==> 06-20 <==
// comparator_latch
module comparator_latch #
(
  parameter n_to_response_time = -1038,
  parameter p_to_response_time = -1020,
  parameter const_response_time = 1285,
  parameter n_to_tau = -1248,
  parameter p_to_tau = 1037,
  parameter const_tau = 1042,
  parameter n_to_response_time_lh = -1752,
  parameter p_to_response_time_lh = -1006,
  parameter const_response_time_lh = 1185,
  parameter n_to_tau_lh = 1131,
  parameter p_to_tau_lh = -1115,
  parameter const_tau_lh = 1529
)
(
  input clk,
  input reset,
  input sys_clk,
  input [15-1:0] n,
  input [15-1:0] p,
  output [35-1:0] out
);
  reg [17-1:0] state_cycle_counter;
  reg [1-1:0] prev_sys_clk;
  reg [35-1:0] o;
  wire [32-1:0] wait_time;
  wire [51-1:0] tau;
  wire [36-1:0] dvdt;
  wire [32-1:0] wait_time_lh;
  wire [59-1:0] tau_lh;
  wire [37-1:0] dodt;
  reg [32-1:0] fsm;
  localparam fsm_init = 0;
  wire [35-1:0] padr_0;
  wire [23-1:0] padr_bits_1;
  assign padr_bits_1 = 0;
  wire [29-1:0] truncR_2;
  wire [29-1:0] padl_3;
  ...
export LEC_CHECK = 0
export ABC_AREA = 0
export CAP_MARGIN = 20
export CELL_PAD_IN_SITES_DETAIL_PLACEMENT = 0
export CORE_ASPECT_RATIO = 0.61
export CORE_MARGIN = 2
export CORE_UTILIZATION = 72
export CTS_CLUSTER_DIAMETER = 90
export CTS_CLUSTER_SIZE = 37
export GPL_TIMING_DRIVEN = 1
export MIN_ROUTING_LAYER = met1
export SETUP_SLACK_MARGIN = 0.74
export SLEW_MARGIN = 20
create_clock -name core_clock -period 13.8 [get_ports {clk}]
run.sh (not shown) runs the stock make flow with config.mk's settings and CLKGATE_MAP_FILE=.
==> 10-27 (differences from 06-20) <==
CORE_MARGIN = 10   (was 2)
CORE_UTILIZATION = 55   (was 72)
CTS_CLUSTER_DIAMETER = 80   (was 90)
CTS_CLUSTER_SIZE = 66   (was 37)
GPL_TIMING_DRIVEN = 0   (was 1)
PLACE_DENSITY_LB_ADDON = 0.07   (was unset)
SETUP_SLACK_MARGIN = 1.73   (was 0.74)
==> flow/constraint.sdc (replaced) <==
create_clock -name core_clock -period 20.1 [get_ports {clk}]
set_input_delay 4.0200 -clock core_clock [delete_from_list [all_inputs] [get_ports {clk}]]
set_output_delay 4.0200 -clock core_clock [all_outputs]
set_load 0.01 [all_outputs]
==> 09-08 (differences from 06-20) <==
ABC_AREA = 1   (was 0)
CORE_ASPECT_RATIO = 1.02   (was 0.61)
CTS_CLUSTER_DIAMETER = 204   (was 90)
CTS_CLUSTER_SIZE = 20   (was 37)
MAX_ROUTING_LAYER = met4   (was unset)
PLACE_DENSITY_LB_ADDON = 0.01   (was unset)
SETUP_SLACK_MARGIN = 0.25   (was 0.74)
==> flow/constraint.sdc (replaced) <==
create_clock -name core_clock -period 19.1 [get_ports {clk}]
set_input_delay 3.8200 -clock core_clock [delete_from_list [all_inputs] [get_ports {clk}]]
set_output_delay 3.8200 -clock core_clock [all_outputs]
set_load 0.01 [all_outputs]
==> results_slide.txt <==
Physical Implementation Snapshot

Floorplan
  • DIE HEIGHT: between 200 and 300 um
  • FP Util: 0.7265
  • Core Area: 0.07886 mm2

CTS
  • Post-CTS Resized: approximately 640

Synth
  • MUX area fraction: 0
  • Number of distinct library cells after synthesis: ~59
  • Mean Syn Cell Area: roughly 8.4 um2
  • Simple share: 0.1000

Status
  • Fail Step: global routing (5_1_grt)
  • Status: stopped before the end
# the run above: 09-08

==> results_slide.txt <==
Key Metrics from the Run

Synth
  • Number of distinct library cells after synthesis: 84
  • Simple share: 0.04407

Status
  • Status: complete, but fails checks
  • Failing Checks: setup timing

Final timing
  • # setup viols final: 21
  • Fin worst setup slack: -6.313 ns

CTS
  • Post-CTS Resized: 204
# the run above: 06-20

==> results_slide.txt <==
Key Metrics from the Run

Synth
  • MUX area fraction: 0.0005777
  • Simple share: 0.04407

Status
  • Status: complete, but fails checks
  • Failing Checks: setup timing

Floorplan
  • FP Util: 0.5569
  • DIE HEIGHT: 265.1 um

Final timing
  • Fin worst setup slack: -1.242 ns
  • # setup viols final: 21

CTS
  • Post-CTS Resized: about 320
# the run above: 10-27


========
==> run a: inputs <==
comparator_latch again, from the RTL that the note above started with.
Settings: LEC_CHECK=0, ABC_AREA=0, CAP_MARGIN=5, CELL_PAD_IN_SITES_DETAIL_PLACEMENT=2, CORE_ASPECT_RATIO=0.55, CORE_MARGIN=7, CORE_UTILIZATION=40, CTS_CLUSTER_DIAMETER=68, GPL_ROUTABILITY_DRIVEN=0, GPL_TIMING_DRIVEN=0, MAX_ROUTING_LAYER=met4, SLEW_MARGIN=20; clock period 26.0 ns.
==> inputs of run b, as changes to run a <==
- ABC_AREA: 0 -> unset
- CAP_MARGIN: 5 -> 20
- CELL_PAD_IN_SITES_DETAIL_PLACEMENT: 2 -> unset
- CORE_ASPECT_RATIO: 0.55 -> unset
- CORE_MARGIN: 7 -> 2
- CORE_UTILIZATION: 40 -> 66
- CTS_CLUSTER_DIAMETER: 68 -> unset
- GPL_ROUTABILITY_DRIVEN: 0 -> unset
- GPL_TIMING_DRIVEN: 0 -> unset
- MAX_ROUTING_LAYER: met4 -> unset
==> flow/constraint.sdc (replaced) <==
create_clock -name core_clock -period 14.6 [get_ports {clk}]
set_input_delay 2.9200 -clock core_clock [delete_from_list [all_inputs] [get_ports {clk}]]
set_output_delay 2.9200 -clock core_clock [all_outputs]
set_load 0.01 [all_outputs]
==> results <==
quantity                                                                         run a                       run b
Number of rows created at floorplan                                                 99                         105
Half-perimeter wire length after detailed placement                          225000 um                   122000 um
Overall chip area                                                         146000 sq um                 84300 sq um
FP Core Util                                                                     40.6%                       66.4%
Xor-xnor portion of the synthesized cell area                                    5.28%                       5.28%
Outcome                                                         stopped before the end    finished with violations
Stage where the flow stopped                                  global routing (5_1_grt)                           -
Violated checks                                                                      -                setup timing
Number of standard cells reported by yosys                                        5719                        5719
Cell with the most instances after synthesis                    sky130_fd_sc_hd__inv_1      sky130_fd_sc_hd__inv_1
Resize count post-CTS                                                              120                         239
Number of register bits inferred by synthesis                                       25                          25
Horiz. Die Dim                                                                  510 um                      290 um
Minimum setup slack after placement                                           -2.79 ns                    -6.18 ns
Count of buffers added by post-CTS timing repair for setup                          13                          71
DP Cell Count                                                                     7559                        7866
Sequential cell area fraction in the yosys report                               0.924%                      0.924%
Vert. Die Dim                                                                   287 um                      290 um
Root buffer cell                                            sky130_fd_sc_hd__clkbuf_16  sky130_fd_sc_hd__clkbuf_16
Ports placed on the boundary                                                        68                          68
TritonCTS Buffers                                                                    3                           3
Synth Cell Area                                                            54100 sq um                 54100 sq um
Average cell area after synthesis                                           9.47 sq um                  9.47 sq um
Cell Area, Placed                                                          57200 sq um                 64400 sq um
Placeable core area                                                       133000 sq um                 81600 sq um
Yosys warning tally                                                                  1                           1

========
==> v34 <==
comparator_latch again, from the RTL that the note above started with.
Settings: LEC_CHECK=0, ABC_AREA=0, CAP_MARGIN=10, CELL_PAD_IN_SITES_DETAIL_PLACEMENT=0, CORE_ASPECT_RATIO=0.61, CORE_MARGIN=2, CORE_UTILIZATION=52, CTS_CLUSTER_SIZE=66, GPL_ROUTABILITY_DRIVEN=0, GPL_TIMING_DRIVEN=0, MAX_ROUTING_LAYER=met4, MIN_ROUTING_LAYER=met2, PLACE_DENSITY_LB_ADDON=0.07, SETUP_SLACK_MARGIN=5.0, SLEW_MARGIN=20, TNS_END_PERCENT=65; clock period 20.1 ns.
==> inputs of v35, as changes to v34 <==
- ABC_AREA: 0 -> 1
- CELL_PAD_IN_SITES_GLOBAL_PLACEMENT: unset -> 1
- PLACE_DENSITY_LB_ADDON: 0.07 -> 0.29
==> summary of the runs <==
- Between v34 and v35, the lower area after synthesis is in v34 (gap 5.5%, measured against v35).
- v34 reached the layout checks and failed them: setup timing. v35 did not get past global routing (5_1_grt) (GRT-0116).
- In v34 the die area is smaller than in v35, by 5.4%.
- Between v35 and v34, the lower synthesized cell count is in v34 (gap 19%, measured against v34).

========
==> 02-10: inputs <==
Starting RTL as in the previous note.
Design comparator_latch, start of the top module:
module comparator_latch #
(
  parameter n_to_response_time = -1038,
  parameter p_to_response_time = -1020,
  parameter const_response_time = 1285,
  parameter n_to_tau = -1248,
  parameter p_to_tau = 1037,
  parameter const_tau = 1042,
  parameter n_to_response_time_lh = -1752,
  parameter p_to_response_time_lh = -1006,
  parameter const_response_time_lh = 1185,
  parameter n_to_tau_lh = 1131,
  parameter p_to_tau_lh = -1115,
  parameter const_tau_lh = 1529
)
(
  input clk,
  input reset,
  input sys_clk,
  input [15-1:0] n,
  input [15-1:0] p,
  output [35-1:0] out
);
  reg [17-1:0] state_cycle_counter;
  reg [1-1:0] prev_sys_clk;
  reg [35-1:0] o;
  wire [32-1:0] wait_time;
  wire [51-1:0] tau;
  wire [36-1:0] dvdt;
  wire [32-1:0] wait_time_lh;
  wire [59-1:0] tau_lh;
  wire [37-1:0] dodt;
  reg [32-1:0] fsm;
  localparam fsm_init = 0;
  wire [35-1:0] padr_0;
  wire [23-1:0] padr_bits_1;
  assign padr_bits_1 = 0;
  wire [29-1:0] truncR_2;
  wire [29-1:0] padl_3;
  wire [28-1:0] padl_bits_4;
  wire [1-1:0] toSInt_5;
  assign toSInt_5 = 0;
  wire [28-1:0] toSInt_imm_6;
  wire [27-1:0] const_7;
  assign const_7 = 27'd55364812;
  assign toSInt_imm_6 = { toSInt_5, const_7 };
  assign padl_bits_4 = toSInt_imm_6;
  assign padl_3 = { { 1{ padl_bits_4[27] } }, padl_bits_4 };
  assign truncR_2 = padl_3;
  wire [12-1:0] truncR_shift_8;
  assign truncR_shift_8 = truncR_2 >>> 17;
  wire [12-1:0] truncR_imm_9;
  assign truncR_imm_9 = (truncR_2[28])? truncR_shift_8[11:0] : truncR_2[28:17];
  assign padr_0 = { truncR_imm_9, padr_bits_1 };
  wire [32-1:0] padl_10;
  wire [18-1:0] padl_bits_11;
  wire [32-1:0] truncR_12;
  wire [32-1:0] padl_13;
  wire [17-1:0] padl_bits_14;
  wire [96-1:0] truncR_15;
  wire [163-1:0] truncval_16;
  wire [163-1:0] padl_17;
  wire [85-1:0] padl_bits_18;
  wire [85-1:0] padl_19;
  wire [52-1:0] padl_bits_20;
  wire [98-1:0] truncR_21;
  wire [107-1:0] truncval_22;
  wire [107-1:0] padl_23;
  wire [53-1:0] padl_bits_24;
  wire [53-1:0] padr_25;
  wire [38-1:0] padr_bits_26;
  assign padr_bits_26 = 0;
  assign padr_25 = { n, padr_bits_26 };
  ...
export LEC_CHECK = 0
export ABC_AREA = 0
export CAP_MARGIN = 20
export CELL_PAD_IN_SITES_DETAIL_PLACEMENT = 0
export CORE_ASPECT_RATIO = 1.74
export CORE_MARGIN = 10
export CORE_UTILIZATION = 55
export CTS_CLUSTER_DIAMETER = 80
export CTS_CLUSTER_SIZE = 66
export GPL_TIMING_DRIVEN = 0
export HOLD_SLACK_MARGIN = 0.27
export MIN_ROUTING_LAYER = met1
export PLACE_DENSITY_LB_ADDON = 0.07
export SETUP_SLACK_MARGIN = -1.75
export SLEW_MARGIN = 20
export TNS_END_PERCENT = 35
create_clock -name core_clock -period 20.1 [get_ports {clk}]
==> inputs of 10-20, as changes to 02-10 <==
- ABC_AREA: 0 -> unset
- CELL_PAD_IN_SITES_DETAIL_PLACEMENT: 0 -> unset
- CORE_ASPECT_RATIO: 1.74 -> unset
- CORE_MARGIN: 10 -> 2
- CORE_UTILIZATION: 55 -> 40
- CTS_CLUSTER_DIAMETER: 80 -> unset
- CTS_CLUSTER_SIZE: 66 -> unset
- GPL_TIMING_DRIVEN: 0 -> unset
- HOLD_SLACK_MARGIN: 0.27 -> unset
- MIN_ROUTING_LAYER: met1 -> unset
- PLACE_DENSITY_LB_ADDON: 0.07 -> unset
- SETUP_SLACK_MARGIN: -1.75 -> unset
- TNS_END_PERCENT: 35 -> unset
==> flow/constraint.sdc (replaced) <==
create_clock -name core_clock -period 26.0 [get_ports {clk}]
set_input_delay 5.2000 -clock core_clock [delete_from_list [all_inputs] [get_ports {clk}]]
set_output_delay 5.2000 -clock core_clock [all_outputs]
set_load 0.01 [all_outputs]
==> comparison table <==
Pre-CTS setup slack: 10-20 0.863 ns; 02-10 -4.81 ns
Measured slew at the worst slew-check pin: 10-20 1.02 ns; 02-10 1.08 ns
Total of clock buffers placed in the layout: 10-20 3; 02-10 4
Headroom to the max-slew limit: 10-20 0.304; 02-10 0.276
Post-route design area: 10-20 57200 um2; 02-10 58100 um2
Launch point of the worst hold path: 10-20 fsm[2]; 02-10 fsm[1]
Average routed wire per standard cell: 10-20 14.9 um; 02-10 16.7 um
Count of final setup violators: 10-20 0; 02-10 21
Detailed-routing wirelength on met1: 10-20 54500 um; 02-10 40000 um
Result of the run: 10-20 no timing/DRC/antenna violations; 02-10 finished with violations
Violated checks: 10-20 -; 02-10 negative setup slack
Maximum number of pins on one net before global-route repair: 10-20 34; 02-10 49
Clock tree skew after final layout: 10-20 0.00198 ns; 02-10 0.00276 ns
Met1 Resource Use GR: 10-20 0.239; 02-10 0.209
Combinational share of cell area: 10-20 0.814; 02-10 0.820

========
==> inputs of willow <==
Starting RTL as in the previous note.
// comparator_latch
module comparator_latch #
(
  parameter n_to_response_time = -1038,
  parameter p_to_response_time = -1020,
  parameter const_response_time = 1285,
  parameter n_to_tau = -1248,
  parameter p_to_tau = 1037,
  parameter const_tau = 1042,
  parameter n_to_response_time_lh = -1752,
  parameter p_to_response_time_lh = -1006,
  parameter const_response_time_lh = 1185,
  parameter n_to_tau_lh = 1131,
  parameter p_to_tau_lh = -1115,
  parameter const_tau_lh = 1529
)
(
  input clk,
  input reset,
  input sys_clk,
  input [15-1:0] n,
  input [15-1:0] p,
  output [35-1:0] out
);
  reg [17-1:0] state_cycle_counter;
  reg [1-1:0] prev_sys_clk;
  reg [35-1:0] o;
  wire [32-1:0] wait_time;
  wire [51-1:0] tau;
  wire [36-1:0] dvdt;
  wire [32-1:0] wait_time_lh;
  wire [59-1:0] tau_lh;
  wire [37-1:0] dodt;
  reg [32-1:0] fsm;
  localparam fsm_init = 0;
  wire [35-1:0] padr_0;
  wire [23-1:0] padr_bits_1;
  assign padr_bits_1 = 0;
  wire [29-1:0] truncR_2;
  wire [29-1:0] padl_3;
  wire [28-1:0] padl_bits_4;
  wire [1-1:0] toSInt_5;
  assign toSInt_5 = 0;
  wire [28-1:0] toSInt_imm_6;
  wire [27-1:0] const_7;
  assign const_7 = 27'd55364812;
  assign toSInt_imm_6 = { toSInt_5, const_7 };
  assign padl_bits_4 = toSInt_imm_6;
  assign padl_3 = { { 1{ padl_bits_4[27] } }, padl_bits_4 };
  assign truncR_2 = padl_3;
  wire [12-1:0] truncR_shift_8;
  assign truncR_shift_8 = truncR_2 >>> 17;
  wire [12-1:0] truncR_imm_9;
  assign truncR_imm_9 = (truncR_2[28])? truncR_shift_8[11:0] : truncR_2[28:17];
  assign padr_0 = { truncR_imm_9, padr_bits_1 };
  wire [32-1:0] padl_10;
  wire [18-1:0] padl_bits_11;
  wire [32-1:0] truncR_12;
  wire [32-1:0] padl_13;
  wire [17-1:0] padl_bits_14;
  wire [96-1:0] truncR_15;
  wire [163-1:0] truncval_16;
  wire [163-1:0] padl_17;
  wire [85-1:0] padl_bits_18;
  wire [85-1:0] padl_19;
  wire [52-1:0] padl_bits_20;
  wire [98-1:0] truncR_21;
  wire [107-1:0] truncval_22;
  wire [107-1:0] padl_23;
  ...
==> flow/config.mk <==
export PLATFORM = sky130hd
export DESIGN_NAME = comparator_latch
export DESIGN_NICKNAME = comparator_latch
export VERILOG_FILES = /design/flow/design.v
export SDC_FILE = /design/flow/constraint.sdc
export NUM_CORES = 4
export LEC_CHECK = 0
export ABC_AREA = 0
export CAP_MARGIN = 0
export CORE_MARGIN = 8
export CORE_UTILIZATION = 40
export CTS_CLUSTER_DIAMETER = 100
export CTS_CLUSTER_SIZE = 99
export HOLD_SLACK_MARGIN = -0.1
export PLACE_DENSITY = 0.72
export SETUP_SLACK_MARGIN = -2.0
export SLEW_MARGIN = 20
export TNS_END_PERCENT = 25
==> flow/constraint.sdc <==
create_clock -name core_clock -period 26.0 [get_ports {clk}]
set_input_delay 5.2000 -clock core_clock [delete_from_list [all_inputs] [get_ports {clk}]]
set_output_delay 5.2000 -clock core_clock [all_outputs]
set_load 0.01 [all_outputs]
==> indigo: changes against willow <==
Settings changed: CAP_MARGIN 0 to 20, CORE_MARGIN 8 to 2, CORE_UTILIZATION 40 to 66, HOLD_SLACK_MARGIN -0.1 to 0.28, PLACE_DENSITY 0.72 to not set, PLACE_DENSITY_LB_ADDON set to 0.02.
==> comparison table <==
Sequential share of cell area: willow 0.00877; indigo 0.00888
Floorplan row count: willow 135; indigo 105
Origin of the critical flop-to-flop path: willow state_cycle_counter[10]$_SDFFE_PP0P_; indigo state_cycle_counter[1]$_SDFFE_PP0P_
Vias in the first global route: willow 40,400; indigo 39,500
DRC violation total after the first TritonRoute iteration: willow 1,340; indigo 1,185
Total number of cells along the worst setup path: willow 76; indigo 75
Met1 demand-to-capacity share in global routing: willow 0.212; indigo 0.357
Area enclosed by the die boundary: willow 0.147 sq mm; indigo 0.0843 sq mm
Ant. Diodes: willow 7; indigo 0
Met2 wire length: willow 53.2 mm; indigo 58.9 mm
Post-Route Skew: willow 2.48 ps; indigo 4.16 ps
Result of the run: willow finished clean; indigo finished clean
Met2 capacity usage during global routing: willow 0.271; indigo 0.529
Total non-filler cell area in the finished layout: willow 0.0571 sq mm; indigo 0.0563 sq mm
Critical path data required time: willow 26,140 ps; indigo 26,110 ps
Placer's final routability congestion estimate: willow 0.897; indigo 0.915
Drt pass-1 iters: willow 5; indigo 6
